==> flow/design.v (excerpt) <==
module Calculator_top(
    input wire [3:0] a, 
    input wire [3:0] b,
    input wire clk, 
    input wire rst, 
    input wire enter, 
    input wire back,
    input wire up, 
    input wire down,
    output wire [3:0] an, 
    output wire [7:0] seg,
    output reg bin_ind
);
For scale: roughly 250 flip-flops, roughly 27 I/O pins, roughly 0.013 mm² of cells after synthesis.
Settings: LEC_CHECK=0, CAP_MARGIN=5, CORE_ASPECT_RATIO=1.5, CORE_MARGIN=9, CORE_UTILIZATION=37, GPL_ROUTABILITY_DRIVEN=0, HOLD_SLACK_MARGIN=0.09, PLACE_DENSITY_LB_ADDON=0.24, SETUP_SLACK_MARGIN=2.15, SLEW_MARGIN=20; clock period 9.4 ns.
run.sh (not shown) runs the stock make flow with config.mk's settings and CLKGATE_MAP_FILE=.
The first run ran to the end with no violations.
Edit:
- ABC_AREA: unset -> 1
- CORE_ASPECT_RATIO: 1.5 -> unset
- CORE_MARGIN: 9 -> 2
- CORE_UTILIZATION: 37 -> 68
- GPL_ROUTABILITY_DRIVEN: 0 -> 1
- HOLD_SLACK_MARGIN: 0.09 -> unset
- MIN_ROUTING_LAYER: unset -> met1
- PLACE_DENSITY_LB_ADDON: 0.24 -> unset
- SETUP_SLACK_MARGIN: 2.15 -> unset
- clock period: 9.4 -> 7.25 ns (I/O delays scaled with it)
After rerunning: The new run finished but failed the layout checks on negative setup slack; cell count grows by 1.6%; count of clock-buffer cells in the layout stays the same; final area shrinks by 0.66%; global-route usage grows by 18 points; total power grows by 110%; critical path depth grows by 10; clock skew shrinks by 9.9 ps; routed wire length grows by 15%.
Edit:
- ABC_AREA: 1 -> unset
- CAP_MARGIN: 5 -> 35
- clock period: 7.25 -> 8.61 ns (I/O delays scaled with it)
Outcome: The new run finished but failed the layout checks on negative setup slack; non-clock buffer count came out lower by 36; routed wire length is lower by 13%; setup slack is better by 1400 ps; area after synthesis goes up by 2.0%; register-to-register slack gains 430 ps; total power is lower by 48%; final area decreases by 1.8%; cell count came out lower by 12%.
Edit:
- CAP_MARGIN: 35 -> 20
- CORE_UTILIZATION: 68 -> 40
- GPL_ROUTABILITY_DRIVEN: 1 -> unset
- MIN_ROUTING_LAYER: met1 -> unset
- clock period: 8.61 -> 11.5 ns (I/O delays scaled with it)
Effect:
- With this change the flow completed with no timing, DRC or antenna violations
- utilization shrinks by 35 points
- area after synthesis does not change
- global-route usage shrinks by 13 points
- power shrinks by 28%
- final area shrinks by 3.0%
- clock power shrinks by 18%


Calculator_top again, from the RTL that the note above started with.
// Calculator_top
module Calculator_top(
    input wire [3:0] a, 
    input wire [3:0] b,
    input wire clk, 
    input wire rst, 
    input wire enter, 
    input wire back,
    input wire up, 
    input wire down,
    output wire [3:0] an, 
    output wire [7:0] seg,
    output reg bin_ind
);
==> flow/config.mk <==
export PLATFORM = sky130hd
export DESIGN_NAME = Calculator_top
export DESIGN_NICKNAME = Calculator_top
export VERILOG_FILES = /design/flow/design.v
export SDC_FILE = /design/flow/constraint.sdc
export NUM_CORES = 4
export LEC_CHECK = 0
export CAP_MARGIN = 20
export CORE_MARGIN = 2
export CORE_UTILIZATION = 58
export HOLD_SLACK_MARGIN = -0.1
export SETUP_SLACK_MARGIN = -0.62
export SLEW_MARGIN = 20
export TNS_END_PERCENT = 5
==> flow/constraint.sdc <==
create_clock -name core_clock -period 8.72 [get_ports {clk}]
set_input_delay 1.7440 -clock core_clock [delete_from_list [all_inputs] [get_ports {clk}]]
set_output_delay 1.7440 -clock core_clock [all_outputs]
set_load 0.01 [all_outputs]
The baseline completed, yet does not pass: setup timing.
Edit:
- CORE_UTILIZATION: 58 -> 40
- HOLD_SLACK_MARGIN: -0.1 -> unset
- SETUP_SLACK_MARGIN: -0.62 -> 2.96
- TNS_END_PERCENT: 5 -> unset
- clock period: 8.72 -> 11.5 ns (I/O delays scaled with it)
With this change the flow finished with timing, DRC and antenna clean.
Via count shrinks slightly.
Worst setup slack improved by 2.1 ns.
Non-clock buffer count shrinks by 37.
Die size grows by well over a third.
Wire length barely changes.
Combinational power shrinks by a quarter to a third.
Register-to-register slack improved by 1.9 ns.


Calculator_top again, from the RTL that the note above started with.
export LEC_CHECK = 0
export CAP_MARGIN = 20
export CORE_MARGIN = 2
export CORE_UTILIZATION = 58
export CTS_CLUSTER_SIZE = 72
export HOLD_SLACK_MARGIN = -0.1
export SETUP_SLACK_MARGIN = 1.15
export SLEW_MARGIN = 20
export TNS_END_PERCENT = 5
create_clock -name core_clock -period 6.54 [get_ports {clk}]
The first run completed and failed the layout checks on negative setup slack.
Next try:
CORE_UTILIZATION = 68   (was 58)
CTS_CLUSTER_SIZE = 50   (was 72)
HOLD_SLACK_MARGIN = default   (was -0.1)
SETUP_SLACK_MARGIN = -0.62   (was 1.15)
TNS_END_PERCENT = default   (was 5)
clock period = 11.7 ns   (was 6.54 ns; I/O delays follow)
=>
- The new run ran to the end with no violations
- worst setup slack gains 2.3 ns
- worst hold slack barely changes
- synthesized cell count stays the same
- synthesized area stays the same
- die size shrinks by 14%
Next try:
CORE_UTILIZATION = 58   (was 68)
CTS_CLUSTER_SIZE = default   (was 50)
clock period = 10.9 ns   (was 11.7 ns; I/O delays follow)
=> The changed run completed with no timing, DRC or antenna violations. First-iteration DRC count grows by 3.9%. Total power grows by 13%. Clock power grows by about 20%. Routed wire length grows by 1.7%. Setup slack is worse by 0.090 ns. Combinational power grows by 25%.
Next try:
ABC_AREA = 1   (was default)
CORE_UTILIZATION = 72   (was 58)
CTS_CLUSTER_DIAMETER = 101   (was default)
SETUP_SLACK_MARGIN = default   (was -0.62)
clock period = 8.13 ns   (was 10.9 ns; I/O delays follow)
Now the flow finished but fails on negative setup slack. Final cell count rose by roughly a tenth. Synthesized cell count goes up by roughly a tenth. Clock-buffer cell count rose by 6. Final area goes up by a few percent. Wire length rose by a quarter to a third. Die size is lower by about a fifth. Non-clock buffer count climbs by 73. Setup slack gets worse by 1.4 ns. Via count climbs by about a fifth. Worst hold slack hardly moves. Sequential power went up by well over a third.
Next try:
CORE_UTILIZATION = 68   (was 72)
CTS_CLUSTER_DIAMETER = default   (was 101)
clock period = 10.7 ns   (was 8.13 ns; I/O delays follow)
This time the run finished clean. Worst setup slack is better by 1.8 ns. Global-route usage fell by 6.4 points. Clock skew increases by 0.017 ns. Non-clock buffer count came out lower by 93. Cell area fell by 7.4%.
Next try:
ABC_AREA = default   (was 1)
CORE_UTILIZATION = 70   (was 68)
CTS_CLUSTER_DIAMETER = 101   (was default)
clock period = 9.85 ns   (was 10.7 ns; I/O delays follow)
Now the flow completed and failed the layout checks on negative setup slack.
Utilization grows by 4.3 points.
Worst setup slack got worse by 0.66 ns.
First-iteration DRC count climbs by 32%.
Critical path depth is lower by 12.
Final area went up by 5.1%.
Non-clock buffer count increases by 40.
Routed wire length increases by 8.0%.
Synthesized cell count is lower by 12%.
Combinational power is lower by 65%.
Area after synthesis grows by 2.0%.
Power figures rest on the tool's default switching activity, not on a simulated workload.
